==> cedar: inputs <==
==> flow/design.v (excerpt) <==
module breakout(
    input  clk,
    input  rst,
    input  rota,
    input  rotb,
    input  de,
    output red,
    output green,
    output blue,
    output hsync,
    output vsync
    );
Settings: LEC_CHECK=0, ABC_AREA=1, CAP_MARGIN=20, CELL_PAD_IN_SITES_DETAIL_PLACEMENT=2, CELL_PAD_IN_SITES_GLOBAL_PLACEMENT=3, CORE_ASPECT_RATIO=1.49, CORE_MARGIN=10, CORE_UTILIZATION=31, CTS_CLUSTER_DIAMETER=213, GPL_ROUTABILITY_DRIVEN=0, GPL_TIMING_DRIVEN=1, PLACE_DENSITY=0.54, SLEW_MARGIN=5, TNS_END_PERCENT=95; clock period 15.1 ns.
run.sh (not shown) runs the stock make flow with config.mk's settings and CLKGATE_MAP_FILE=.
==> inputs of willow, as changes to cedar <==
ABC_AREA = not set   (was 1)
CELL_PAD_IN_SITES_DETAIL_PLACEMENT = not set   (was 2)
CELL_PAD_IN_SITES_GLOBAL_PLACEMENT = not set   (was 3)
CORE_ASPECT_RATIO = not set   (was 1.49)
CORE_MARGIN = 2   (was 10)
CORE_UTILIZATION = 24   (was 31)
CTS_CLUSTER_DIAMETER = not set   (was 213)
GPL_ROUTABILITY_DRIVEN = not set   (was 0)
GPL_TIMING_DRIVEN = not set   (was 1)
PLACE_DENSITY = not set   (was 0.54)
SLEW_MARGIN = 20   (was 5)
TNS_END_PERCENT = not set   (was 95)
==> flow/constraint.sdc (replaced) <==
create_clock -name core_clock -period 57.6 [get_ports {clk}]
set_input_delay 11.5200 -clock core_clock [delete_from_list [all_inputs] [get_ports {clk}]]
set_output_delay 11.5200 -clock core_clock [all_outputs]
set_load 0.01 [all_outputs]
==> notes <==
- Between cedar and willow, the lower clock skew is in willow (gap 7.2 ps).
- Against cedar, the wire length of willow is lower by about 35%.
- Worst setup slack: cedar is worse than willow (33000 ps).
- First-iteration DRC count: cedar is lower than willow (58%).
- Of willow and cedar, cedar has the higher final cell count (gap 18%, measured against cedar).
- Of willow and cedar, cedar has the higher sequential power (gap 74%, measured against cedar).
- Against cedar, the non-clock buffer count of willow is higher by 5.


==> inputs of 06-03 <==
Starting RTL as in the previous note.
## breakout
module breakout(
    input  clk,
    input  rst,
    input  rota,
    input  rotb,
    input  de,
    output red,
    output green,
    output blue,
    output hsync,
    output vsync
    );
make LEC_CHECK=0 ABC_AREA=1 CAP_MARGIN=40 CORE_MARGIN=2 CORE_UTILIZATION=72 CTS_CLUSTER_SIZE=10 HOLD_SLACK_MARGIN=0.28 PLACE_DENSITY_LB_ADDON=0.29 SETUP_SLACK_MARGIN=2.08 SLEW_MARGIN=20 finish   # period 7.37 ns
==> 02-17 (differences from 06-03) <==
==> flow/config.mk (replaced) <==
export PLATFORM = sky130hd
export DESIGN_NAME = breakout
export DESIGN_NICKNAME = breakout
export VERILOG_FILES = /design/flow/design.v
export SDC_FILE = /design/flow/constraint.sdc
export NUM_CORES = 4
export LEC_CHECK = 0
export ABC_AREA = 1
export CAP_MARGIN = 20
export CORE_MARGIN = 2
export CORE_UTILIZATION = 70
export CTS_CLUSTER_SIZE = 97
export PLACE_DENSITY_LB_ADDON = 0.15
export SETUP_SLACK_MARGIN = 1.95
export SLEW_MARGIN = 20
==> results.sh <==
# source this file to load flow results
export IMPL_finalNonFillerCells=2069
export IMPL_critPathBufInv=3
export IMPL_dp_cells=2037
export IMPL_worst_pin_slew_ps=1080
export IMPL_outcome="finished clean"
export IMPL_timing_slew_headroom_pct=27.2
The numbers above come from 02-17.

==> results.sh <==
# source this file to load flow results
export IMPL_worst_pin_slew_ps=823
export IMPL_dp_cells=2038
export IMPL_outcome="finished clean"
export IMPL_dp_slack_ps=2300
export IMPL_required_ps=5900
export IMPL_timing_slew_headroom_pct=45.2
export IMPL_top_layer="met4"
export IMPL_finalNonFillerCells=2071
export IMPL_critPathBufInv=2
export IMPL_min_path_type="flip-flop to flip-flop"
The numbers above come from 06-03.



==> inputs of trial 1 <==
Starting RTL as in the previous note.
make LEC_CHECK=0 ABC_AREA=1 CAP_MARGIN=40 CORE_ASPECT_RATIO=1.32 CORE_MARGIN=2 CORE_UTILIZATION=72 CTS_CLUSTER_SIZE=10 HOLD_SLACK_MARGIN=0.28 PLACE_DENSITY=0.4 SETUP_SLACK_MARGIN=2.08 SLEW_MARGIN=40 finish   # period 7.37 ns
==> inputs of trial 23, as changes to trial 1 <==
- ABC_AREA: 1 -> 0
- CAP_MARGIN: 40 -> 20
- CORE_ASPECT_RATIO: 1.32 -> default
- CORE_UTILIZATION: 72 -> 66
- CTS_CLUSTER_DIAMETER: default -> 99
- CTS_CLUSTER_SIZE: 10 -> default
- GPL_ROUTABILITY_DRIVEN: default -> 1
- GPL_TIMING_DRIVEN: default -> 1
- HOLD_SLACK_MARGIN: 0.28 -> default
- PLACE_DENSITY: 0.4 -> default
- SETUP_SLACK_MARGIN: 2.08 -> 1.39
- SLEW_MARGIN: 40 -> 25
==> inputs of trial 31, as changes to trial 1 <==
- CAP_MARGIN: 40 -> 0
- CORE_ASPECT_RATIO: 1.32 -> 0.68
- CTS_CLUSTER_DIAMETER: default -> 99
- CTS_CLUSTER_SIZE: 10 -> 97
- GPL_ROUTABILITY_DRIVEN: default -> 0
- GPL_TIMING_DRIVEN: default -> 1
- HOLD_SLACK_MARGIN: 0.28 -> 0.29
- PLACE_DENSITY: 0.4 -> default
- PLACE_DENSITY_LB_ADDON: default -> 0.11
- SETUP_SLACK_MARGIN: 2.08 -> 2.18
- SLEW_MARGIN: 40 -> 0
==> comparison <==
In trial 31 the clock power is lower than in trial 1, by 2.2%.
Via count: trial 23 is lower than trial 1 (21%).
Flip-flop count is the same in trial 1 and trial 31.
The highest non-clock buffer count belongs to trial 23, the lowest to trial 31.


==> trial 28 <==
Starting RTL as in the previous note.
make LEC_CHECK=0 CAP_MARGIN=20 CELL_PAD_IN_SITES_DETAIL_PLACEMENT=2 CORE_MARGIN=5 CORE_UTILIZATION=40 SLEW_MARGIN=20 finish   # period 40.0 ns
==> trial 24 (differences from trial 28) <==
==> flow/config.mk (replaced) <==
export PLATFORM = sky130hd
export DESIGN_NAME = breakout
export DESIGN_NICKNAME = breakout
export VERILOG_FILES = /design/flow/design.v
export SDC_FILE = /design/flow/constraint.sdc
export NUM_CORES = 4
export LEC_CHECK = 0
export CAP_MARGIN = 35
export CELL_PAD_IN_SITES_DETAIL_PLACEMENT = 2
export CELL_PAD_IN_SITES_GLOBAL_PLACEMENT = 3
export CORE_ASPECT_RATIO = 0.89
export CORE_MARGIN = 3
export CORE_UTILIZATION = 18
export MIN_ROUTING_LAYER = met2
export PLACE_DENSITY_LB_ADDON = 0.09
export SLEW_MARGIN = 5
==> results <==
Sequential cell count is the same in trial 24 and trial 28.
Sequential power is about the same in trial 24 and trial 28.
Global-route usage: trial 24 is lower than trial 28 (6.3 points).
Synthesized cell count is the same in trial 28 and trial 24.
==> figures <==
Status: trial 28 complete, no violations; trial 24 complete, no violations
Average wire per cell in the routed design: trial 28 26.5 um; trial 24 21.5 um
Power in combinational cells: trial 28 25.0 uW; trial 24 25.6 uW
Maximum achievable frequency: trial 28 74.0 MHz; trial 24 76.1 MHz
Terminus of the critical flop-to-flop path: trial 28 game_inst.brick_alive3; trial 24 game_inst.brick_alive6
Slowest cell on the critical path: trial 28 sky130_fd_sc_hd__nor4b_1; trial 24 sky130_fd_sc_hd__clkdlybuf4s50_1
FF-to-FF path depth: trial 28 13; trial 24 14
Slew at the pin closest to its max-slew limit: trial 28 1.09 ns; trial 24 0.984 ns
Grt met2 use: trial 28 50.6%; trial 24 24.0%
Final critical-path setup slack: trial 28 26.49 ns; trial 24 26.86 ns


==> 02-05: inputs <==
breakout again, from the RTL that the note above started with.
clock: 40.0 ns
lec_check: 0
cap_margin: 20
core_aspect_ratio: 1.99
core_margin: 2
core_utilization: 56
cts_cluster_diameter: 391
cts_cluster_size: 48
place_density: 0.35
setup_slack_margin: 4.79
slew_margin: 0
tns_end_percent: 40
==> inputs of 03-06, as changes to 02-05 <==
==> flow/config.mk (replaced) <==
export PLATFORM = sky130hd
export DESIGN_NAME = breakout
export DESIGN_NICKNAME = breakout
export VERILOG_FILES = /design/flow/design.v
export SDC_FILE = /design/flow/constraint.sdc
export NUM_CORES = 4
export LEC_CHECK = 0
export ABC_AREA = 1
export CAP_MARGIN = 20
export CORE_MARGIN = 2
export CORE_UTILIZATION = 72
export CTS_CLUSTER_SIZE = 10
export SETUP_SLACK_MARGIN = 1.62
export SLEW_MARGIN = 20
==> flow/constraint.sdc (replaced) <==
create_clock -name core_clock -period 5.97 [get_ports {clk}]
set_input_delay 1.1940 -clock core_clock [delete_from_list [all_inputs] [get_ports {clk}]]
set_output_delay 1.1940 -clock core_clock [all_outputs]
set_load 0.01 [all_outputs]
==> run notes <==
Results of the flow run.

Across the routed clock network, the largest skew measured is 9.45 ps. The run finished with no timing, DRC or antenna violations. The area of the mapped netlist stands at 11100 um^2. The share of synthesized area spent on multiplexers stands at 0.00543. The vertical die dimension reported for this design is 202 um. The average detailed-routed wire length per instance stands at 20.1 um.

The area share of buffers outside the clock network stands at 0.0204. The flow measured a signed area growth from synthesis to layout of 8.49%.
# the run above: 02-05

==> run notes <==
Results of the flow run.

The average detailed-routed wire length per instance stands at 17.1 um. The fraction of final cell area spent on non-clock buffers in this run is 0.0205. The worst setup skew after layout stands at 12.9 ps. Between the synthesized netlist and the finished layout, the area growth was recorded as 8.67%. Of the post-synthesis cell area, the part taken by muxes is 0. The run finished with no timing, DRC or antenna violations.

The floorplan step set the die height to 136 um. The area of the mapped netlist stands at 12500 um^2.
# the run above: 03-06



==> run a: inputs <==
Starting RTL as in the previous note.
Settings: LEC_CHECK=0, ABC_AREA=0, CAP_MARGIN=20, CORE_MARGIN=2, CORE_UTILIZATION=31, CTS_CLUSTER_DIAMETER=99, CTS_CLUSTER_SIZE=97, GPL_ROUTABILITY_DRIVEN=1, GPL_TIMING_DRIVEN=1, PLACE_DENSITY_LB_ADDON=0.07, SETUP_SLACK_MARGIN=5.0, SLEW_MARGIN=25; clock period 18.1 ns.
==> run b: changes against run a <==
Settings changed: CORE_UTILIZATION 31 to 71, CTS_CLUSTER_DIAMETER 99 to 256, CTS_CLUSTER_SIZE 97 to 64, MAX_ROUTING_LAYER set to met4, PLACE_DENSITY_LB_ADDON 0.07 to 0.25, SETUP_SLACK_MARGIN 5.0 to 1.39.
==> flow/constraint.sdc (replaced) <==
create_clock -name core_clock -period 8.98 [get_ports {clk}]
set_input_delay 1.7960 -clock core_clock [delete_from_list [all_inputs] [get_ports {clk}]]
set_output_delay 1.7960 -clock core_clock [all_outputs]
set_load 0.01 [all_outputs]
==> run c: changes against run a <==
Settings changed: ABC_AREA 0 to not set, CORE_UTILIZATION 31 to 38, CTS_CLUSTER_DIAMETER 99 to not set, CTS_CLUSTER_SIZE 97 to not set, GPL_ROUTABILITY_DRIVEN 1 to not set, GPL_TIMING_DRIVEN 1 to not set, PLACE_DENSITY_LB_ADDON 0.07 to not set, SETUP_SLACK_MARGIN 5.0 to not set, SLEW_MARGIN 25 to 20.
==> flow/constraint.sdc (replaced) <==
create_clock -name core_clock -period 13.3 [get_ports {clk}]
set_input_delay 2.6600 -clock core_clock [delete_from_list [all_inputs] [get_ports {clk}]]
set_output_delay 2.6600 -clock core_clock [all_outputs]
set_load 0.01 [all_outputs]
==> run d: changes against run a <==
Settings changed: ABC_AREA 0 to not set, CORE_UTILIZATION 31 to 40, CTS_CLUSTER_DIAMETER 99 to not set, CTS_CLUSTER_SIZE 97 to not set, GPL_ROUTABILITY_DRIVEN 1 to not set, GPL_TIMING_DRIVEN 1 to not set, PLACE_DENSITY_LB_ADDON 0.07 to not set, SETUP_SLACK_MARGIN 5.0 to not set, SLEW_MARGIN 25 to 20.
==> flow/constraint.sdc (replaced) <==
create_clock -name core_clock -period 11.8 [get_ports {clk}]
set_input_delay 2.3600 -clock core_clock [delete_from_list [all_inputs] [get_ports {clk}]]
set_output_delay 2.3600 -clock core_clock [all_outputs]
set_load 0.01 [all_outputs]
==> comparison table <==
item                                                                                run d                     run c                             run b                    run a
Setup WS pre-CTS                                                                  4800 ps                   6060 ps                           2820 ps                  9830 ps
Buf+Inv Stages, Crit Path                                                               1                         2                                 2                        2
Number of nets in the layout                                                         1412                      1412                              1412                     1414
Status                                                   no timing/DRC/antenna violations  no timing/DRC/antenna violations  no timing/DRC/antenna violations  no timing/DRC/antenna violations
Combined flip-flop and latch cell area                                           3720 µm²                  3720 µm²                          3720 µm²                 3720 µm²
Met1 layer wirelength in the final routing                                       14200 µm                  14100 µm                          12000 µm                 16600 µm
Post-layout total power                                                           1330 µW                   1150 µW                           1690 µW                   869 µW
N_taps                                                                                341                       384                               188                      461
Met2 demand-to-capacity share in global routing                                     34.1%                     31.9%                             56.5%                    30.6%
Cell area after layout                                                          12100 µm²                 12100 µm²                         11900 µm²                12300 µm²
Routed WL                                                                        29300 µm                  29500 µm                          28100 µm                 33700 µm
PD cells                                                                       110 nW/µm²               94.6 nW/µm²                        142 nW/µm²              70.8 nW/µm²
CP max stage cell                                                sky130_fd_sc_hd__dfxtp_1  sky130_fd_sc_hd__nor4b_1  sky130_fd_sc_hd__clkdlybuf4s50_1  sky130_fd_sc_hd__nor4_1
Leak                                                                           0.00442 µW                0.00440 µW                        0.00440 µW               0.00442 µW
Antenna violations before repair                                                        0                         0                                 1                        0
Flop+latch power                                                                   634 µW                    562 µW                            833 µW                   413 µW
Layout Cells excl Fill                                                               1658                      1701                              1506                     1779
Flop share of the area                                                              30.7%                     30.7%                             31.3%                    30.3%
Gate power share                                                                     5.7%                      5.8%                              5.8%                     5.8%
Die Width                                                                          170 µm                    175 µm                            129 µm                   193 µm
Required arrival time at the worst endpoint                                       9440 ps                  10640 ps                           7180 ps                 14480 ps
Clock latency reported for the late side of the worst-skew pair                    450 ps                    450 ps                            440 ps                   450 ps
Logic share of the area                                                             57.1%                     57.1%                             58.2%                    56.5%


==> inputs of v11 <==
breakout again, from the RTL that the note above started with.
==> flow/config.mk <==
export PLATFORM = sky130hd
export DESIGN_NAME = breakout
export DESIGN_NICKNAME = breakout
export VERILOG_FILES = /design/flow/design.v
export SDC_FILE = /design/flow/constraint.sdc
export NUM_CORES = 4
export LEC_CHECK = 0
export ABC_AREA = 1
export CAP_MARGIN = 20
export CELL_PAD_IN_SITES_DETAIL_PLACEMENT = 2
export CELL_PAD_IN_SITES_GLOBAL_PLACEMENT = 3
export CORE_ASPECT_RATIO = 1.49
export CORE_MARGIN = 10
export CORE_UTILIZATION = 31
export CTS_CLUSTER_DIAMETER = 213
export CTS_CLUSTER_SIZE = 91
export GPL_ROUTABILITY_DRIVEN = 0
export GPL_TIMING_DRIVEN = 1
export PLACE_DENSITY = 0.82
export SLEW_MARGIN = 20
export TNS_END_PERCENT = 95
==> flow/constraint.sdc <==
create_clock -name core_clock -period 15.1 [get_ports {clk}]
set_input_delay 3.0200 -clock core_clock [delete_from_list [all_inputs] [get_ports {clk}]]
set_output_delay 3.0200 -clock core_clock [all_outputs]
set_load 0.01 [all_outputs]
==> v1: changes against v11 <==
- ABC_AREA: 1 -> default
- CELL_PAD_IN_SITES_DETAIL_PLACEMENT: 2 -> default
- CELL_PAD_IN_SITES_GLOBAL_PLACEMENT: 3 -> default
- CORE_ASPECT_RATIO: 1.49 -> default
- CORE_MARGIN: 10 -> 2
- CORE_UTILIZATION: 31 -> 64
- CTS_CLUSTER_DIAMETER: 213 -> default
- CTS_CLUSTER_SIZE: 91 -> default
- GPL_ROUTABILITY_DRIVEN: 0 -> default
- GPL_TIMING_DRIVEN: 1 -> default
- PLACE_DENSITY: 0.82 -> default
- TNS_END_PERCENT: 95 -> default
==> flow/constraint.sdc (replaced) <==
create_clock -name core_clock -period 13.3 [get_ports {clk}]
set_input_delay 2.6600 -clock core_clock [delete_from_list [all_inputs] [get_ports {clk}]]
set_output_delay 2.6600 -clock core_clock [all_outputs]
set_load 0.01 [all_outputs]
==> v36: changes against v11 <==
- CELL_PAD_IN_SITES_DETAIL_PLACEMENT: 2 -> default
- CELL_PAD_IN_SITES_GLOBAL_PLACEMENT: 3 -> default
- CORE_ASPECT_RATIO: 1.49 -> default
- CORE_MARGIN: 10 -> 2
- CORE_UTILIZATION: 31 -> 66
- CTS_CLUSTER_DIAMETER: 213 -> default
- CTS_CLUSTER_SIZE: 91 -> default
- GPL_ROUTABILITY_DRIVEN: 0 -> default
- GPL_TIMING_DRIVEN: 1 -> default
- PLACE_DENSITY: 0.82 -> default
- SETUP_SLACK_MARGIN: default -> 1.95
- TNS_END_PERCENT: 95 -> default
==> flow/constraint.sdc (replaced) <==
create_clock -name core_clock -period 7.37 [get_ports {clk}]
set_input_delay 1.4740 -clock core_clock [delete_from_list [all_inputs] [get_ports {clk}]]
set_output_delay 1.4740 -clock core_clock [all_outputs]
set_load 0.01 [all_outputs]
==> notes <==
Against v1, the wire length of v36 is larger by about 14%. Of v36 and v11, v36 has the higher clock skew (gap 0.0047 ns). Worst hold slack, highest first: v11, v36, v1. Register-to-register slack: v1 is worse than v11 (1.6 ns). Against v36, the die size of v1 is lower by 8.3%. The highest non-clock buffer count belongs to v1, the lowest to v36.
==> figures <==
	v1	v11	v36
Power share of the clock group	45.3%	46.6%	44.8%
Reg-to-reg slack, setup	9.38 ns	11.02 ns	3.48 ns
Reg power frac	48.9%	46.2%	48.1%
Run status	finished clean	finished clean	finished clean
Met2 Routed Length	13400 um	25400 um	15100 um
Required time at the worst-slack endpoint	10.64 ns	12.08 ns	5.90 ns
Synthesized area per cell	8.35 um2	6.77 um2	6.77 um2
Worst hold stages	1	2	2
# clk buffers	17	20	19
Yosys adder share	11.9%	10.6%	10.6%
Maximum number of pins on one net before global-route repair	95	80	80
P_comb	66.2 uW	77.7 uW	149 uW
Period utilisation layout	59.1%	47.6%	70.4%
Power figures rest on the tool's default switching activity, not on a simulated workload.
